Design cpu, start of the top module:
module cpu(clock,reset,imem_addr,imem_data,dmem_addr,dmem_we,dmem_wdata,dmem_rdata);
    input clock;
    input reset;
    output [11:0]imem_addr;
    input [15:0]imem_data;
    output [11:0]dmem_addr;
    output dmem_we;
    output [15:0]dmem_wdata;
    input [15:0]dmem_rdata;
    wire [17:0]brbus;
    wire [15:0]inst;
    wire [2:0] ex_dest,mem_dest,wb_dest;
    wire [19:0]wbbus;
    wire [55:0]idbus;
    wire [39:0]exbus;
    wire [39:0]membus;
    fetch_module fetch(.clock(clock),.reset(reset),.brbus(brbus),.inst(inst),.imem_addr(imem_addr),.imem_data(imem_data));
    decode_module decode(.clock(clock),.reset(reset),.inst(inst),.ex_dest(ex_dest),.mem_dest(mem_dest),
                        .wb_dest(wb_dest),.wbbus(wbbus),.brbus(brbus),.idbus(idbus));
    alu_module alu(.clock(clock),.reset(reset),.idbus(idbus),.exbus(exbus),.ex_dest(ex_dest));
    mem_module mem(.clock(clock),.reset(reset),.exbus(exbus),.membus(membus),.mem_dest(mem_dest),
                   .dmem_addr(dmem_addr),.dmem_we(dmem_we),.dmem_wdata(dmem_wdata),.dmem_rdata(dmem_rdata));
    wb_module wb(.clock(clock),.reset(reset),.membus(membus),.wbbus(wbbus),.wb_dest(wb_dest));
endmodule
Size in the first run: about 2200 cells after synthesis, ~300 flip-flops, about 75 I/O pins.
export LEC_CHECK = 0
export ABC_AREA = 1
export CAP_MARGIN = 10
export CELL_PAD_IN_SITES_DETAIL_PLACEMENT = 0
export CORE_MARGIN = 2
export CORE_UTILIZATION = 68
export CTS_CLUSTER_DIAMETER = 31
export CTS_CLUSTER_SIZE = 90
export GPL_ROUTABILITY_DRIVEN = 1
export GPL_TIMING_DRIVEN = 1
export HOLD_SLACK_MARGIN = 0.18
export SETUP_SLACK_MARGIN = 0.75
export SLEW_MARGIN = 20
export TNS_END_PERCENT = 90
create_clock -name core_clock -period 5.09 [get_ports {clock}]
run.sh (not shown) runs the stock make flow with config.mk's settings and CLKGATE_MAP_FILE=.
Next try:
--- a/flow/config.mk
+++ b/flow/config.mk
@@ -12 +12 @@
-export CORE_UTILIZATION = 68
+export CORE_UTILIZATION = 70
@@ -18 +17,0 @@
-export SETUP_SLACK_MARGIN = 0.75
@@ -20 +19 @@
-export TNS_END_PERCENT = 90
+export TNS_END_PERCENT = 80
==> flow/constraint.sdc (replaced) <==
create_clock -name core_clock -period 4.18 [get_ports {clock}]
set_input_delay 0.8360 -clock core_clock [delete_from_list [all_inputs] [get_ports {clock}]]
set_output_delay 0.8360 -clock core_clock [all_outputs]
set_load 0.01 [all_outputs]
Outcome: The changed run finished but fails on setup timing. Register-to-register slack loses 0.70 ns. Final area falls by 0.63%. Clock-buffer cell count increases by 3.
Next try:
==> flow/config.mk (replaced) <==
export PLATFORM = sky130hd
export DESIGN_NAME = cpu
export DESIGN_NICKNAME = cpu
export VERILOG_FILES = /design/flow/design.v
export SDC_FILE = /design/flow/constraint.sdc
export NUM_CORES = 4
export LEC_CHECK = 0
export CAP_MARGIN = 20
export CORE_MARGIN = 2
export CORE_UTILIZATION = 40
export SLEW_MARGIN = 20
==> flow/constraint.sdc (replaced) <==
create_clock -name core_clock -period 7.2 [get_ports {clock}]
set_input_delay 1.4400 -clock core_clock [delete_from_list [all_inputs] [get_ports {clock}]]
set_output_delay 1.4400 -clock core_clock [all_outputs]
set_load 0.01 [all_outputs]
With this change the flow finished clean.
Worst setup slack gets better by 0.75 ns.
Routed wire length falls by 24%.
Hold slack gets better by 0.031 ns.
Clock skew falls by 0.013 ns.
Die area rises by 66%.
Core utilization falls by 36 points.
First-iteration DRC count falls by 63%.
Final cell count falls by 18%.
Global-route usage falls by 24 points.
Total power falls by 51%.

---

Setup of run A:
cpu again, from the RTL that the note above started with.
Design cpu, start of the top module:
module cpu(clock,reset,imem_addr,imem_data,dmem_addr,dmem_we,dmem_wdata,dmem_rdata);
    input clock;
    input reset;
    output [11:0]imem_addr;
    input [15:0]imem_data;
    output [11:0]dmem_addr;
    output dmem_we;
    output [15:0]dmem_wdata;
    input [15:0]dmem_rdata;
    wire [17:0]brbus;
    wire [15:0]inst;
    wire [2:0] ex_dest,mem_dest,wb_dest;
    wire [19:0]wbbus;
    wire [55:0]idbus;
    wire [39:0]exbus;
    wire [39:0]membus;
    fetch_module fetch(.clock(clock),.reset(reset),.brbus(brbus),.inst(inst),.imem_addr(imem_addr),.imem_data(imem_data));
    decode_module decode(.clock(clock),.reset(reset),.inst(inst),.ex_dest(ex_dest),.mem_dest(mem_dest),
                        .wb_dest(wb_dest),.wbbus(wbbus),.brbus(brbus),.idbus(idbus));
    alu_module alu(.clock(clock),.reset(reset),.idbus(idbus),.exbus(exbus),.ex_dest(ex_dest));
    mem_module mem(.clock(clock),.reset(reset),.exbus(exbus),.membus(membus),.mem_dest(mem_dest),
                   .dmem_addr(dmem_addr),.dmem_we(dmem_we),.dmem_wdata(dmem_wdata),.dmem_rdata(dmem_rdata));
    wb_module wb(.clock(clock),.reset(reset),.membus(membus),.wbbus(wbbus),.wb_dest(wb_dest));
endmodule
make LEC_CHECK=0 CAP_MARGIN=0 CORE_MARGIN=2 CORE_UTILIZATION=72 SLEW_MARGIN=20 finish   # period 4.79 ns
In run A the implementation completed, yet the final layout does not meet the checks, the culprit being setup timing.
[inputs] run B vs run A
# run A
export LEC_CHECK = 0
export CAP_MARGIN = 0
export CORE_MARGIN = 2
export CORE_UTILIZATION = 72
export SLEW_MARGIN = 20
create_clock -name core_clock -period 4.79 [get_ports {clock}]
# run B
export LEC_CHECK = 0
export CAP_MARGIN = 20
export CORE_MARGIN = 2
export CORE_UTILIZATION = 65
export SLEW_MARGIN = 20
export TNS_END_PERCENT = 5
create_clock -name core_clock -period 6.34 [get_ports {clock}]
[summary]
- Run B finished every step from synthesis to the final layout, and the layout passed the timing, DRC and antenna checks.
- Run A vs run B, capturing element of the worst setup path: fetch.pc[10] vs fetch.pc[12]
- Going from run A to run B, the share of the clock period used by the worst path after layout was found to have gone down by 12 points.
- Setup slack ended up 0.70 ns higher on run B than on run A.
- Run B vs. run A: tightest slew margin relative to the limit saw an increase; layout overhead on the synthesized area saw a decrease; total chip power saw a decrease; number of signal-net buffers in the layout saw a decrease.
Changes in run C relative to run B:
# run B
export LEC_CHECK = 0
export CAP_MARGIN = 20
export CORE_MARGIN = 2
export CORE_UTILIZATION = 65
export SLEW_MARGIN = 20
export TNS_END_PERCENT = 5
create_clock -name core_clock -period 6.34 [get_ports {clock}]
# run C
export LEC_CHECK = 0
export ABC_AREA = 1
export CAP_MARGIN = 20
export CORE_MARGIN = 2
export CORE_UTILIZATION = 40
export GPL_ROUTABILITY_DRIVEN = 0
export MAX_ROUTING_LAYER = met4
export SETUP_SLACK_MARGIN = 1.42
export SLEW_MARGIN = 35
create_clock -name core_clock -period 8.0 [get_ports {clock}]
Results
- Compared with run B, clock power in run C decreased by a little under 10%.
- Run C: design area higher than run B
- The post-route minimum period of run C falls short of that of run B by 0.51 ns.
- Synthesized-area fraction occupied by ao, oa, aoi and oai cells in run C is 1.5 points lower than in run B
The inputs of run D differ from those of run C as listed below.
# run C
export LEC_CHECK = 0
export ABC_AREA = 1
export CAP_MARGIN = 20
export CORE_MARGIN = 2
export CORE_UTILIZATION = 40
export GPL_ROUTABILITY_DRIVEN = 0
export MAX_ROUTING_LAYER = met4
export SETUP_SLACK_MARGIN = 1.42
export SLEW_MARGIN = 35
create_clock -name core_clock -period 8.0 [get_ports {clock}]
# run D
export LEC_CHECK = 0
export ABC_AREA = 1
export CAP_MARGIN = 20
export CORE_MARGIN = 2
export CORE_UTILIZATION = 72
export PLACE_DENSITY_LB_ADDON = 0.27
export SLEW_MARGIN = 20
create_clock -name core_clock -period 4.19 [get_ports {clock}]
Notes after the runs:
- Nothing crashed in run D and all stages finished; the problem is that the final layout failed, the offending checks being setup timing.
- Run D vs run C — utilization after layout rose 36 points.
- Looking at leakage power, run D sits about 1.5% above run C.
- Run D vs. run C: register-to-register slack lost 2.68 ns, slew of the pin with the lowest slew margin dropped 0.013 ns.
- The standard cells in run D occupy less silicon area than those in run C do.
- As far as count of sequential standard cells goes, run D and run C are indistinguishable; the numbers are identical.
- Comparing run C and run D, the lower total wirelength of the detailed-routed design was measured on run C.
Inputs modified between run D and run E:
# run D
export LEC_CHECK = 0
export ABC_AREA = 1
export CAP_MARGIN = 20
export CORE_MARGIN = 2
export CORE_UTILIZATION = 72
export PLACE_DENSITY_LB_ADDON = 0.27
export SLEW_MARGIN = 20
create_clock -name core_clock -period 4.19 [get_ports {clock}]
# run E
export LEC_CHECK = 0
export ABC_AREA = 1
export CAP_MARGIN = 0
export CORE_MARGIN = 2
export CORE_UTILIZATION = 72
export PLACE_DENSITY_LB_ADDON = 0.27
export SETUP_SLACK_MARGIN = 1.12
export SLEW_MARGIN = 20
create_clock -name core_clock -period 4.19 [get_ports {clock}]
Results
Status: run E FAILED at global routing (tool error)
Run E — cell area reported after detailed placement about 0.46% higher, run D as reference
Run E vs. run D: worst slack at placement went up by 0.11 ns.
Run E and run D ended up with nearly the same chip area line of the yosys report.
Run E: count of instances resized after the clock tree is built 143 above run D
Run E vs. run D: number of storage elements in the synthesis netlist comparable; post-synth tally of flip-flops with integrated enable comparable; area of the core comparable.
Power is estimated from default activity; no workload was simulated.
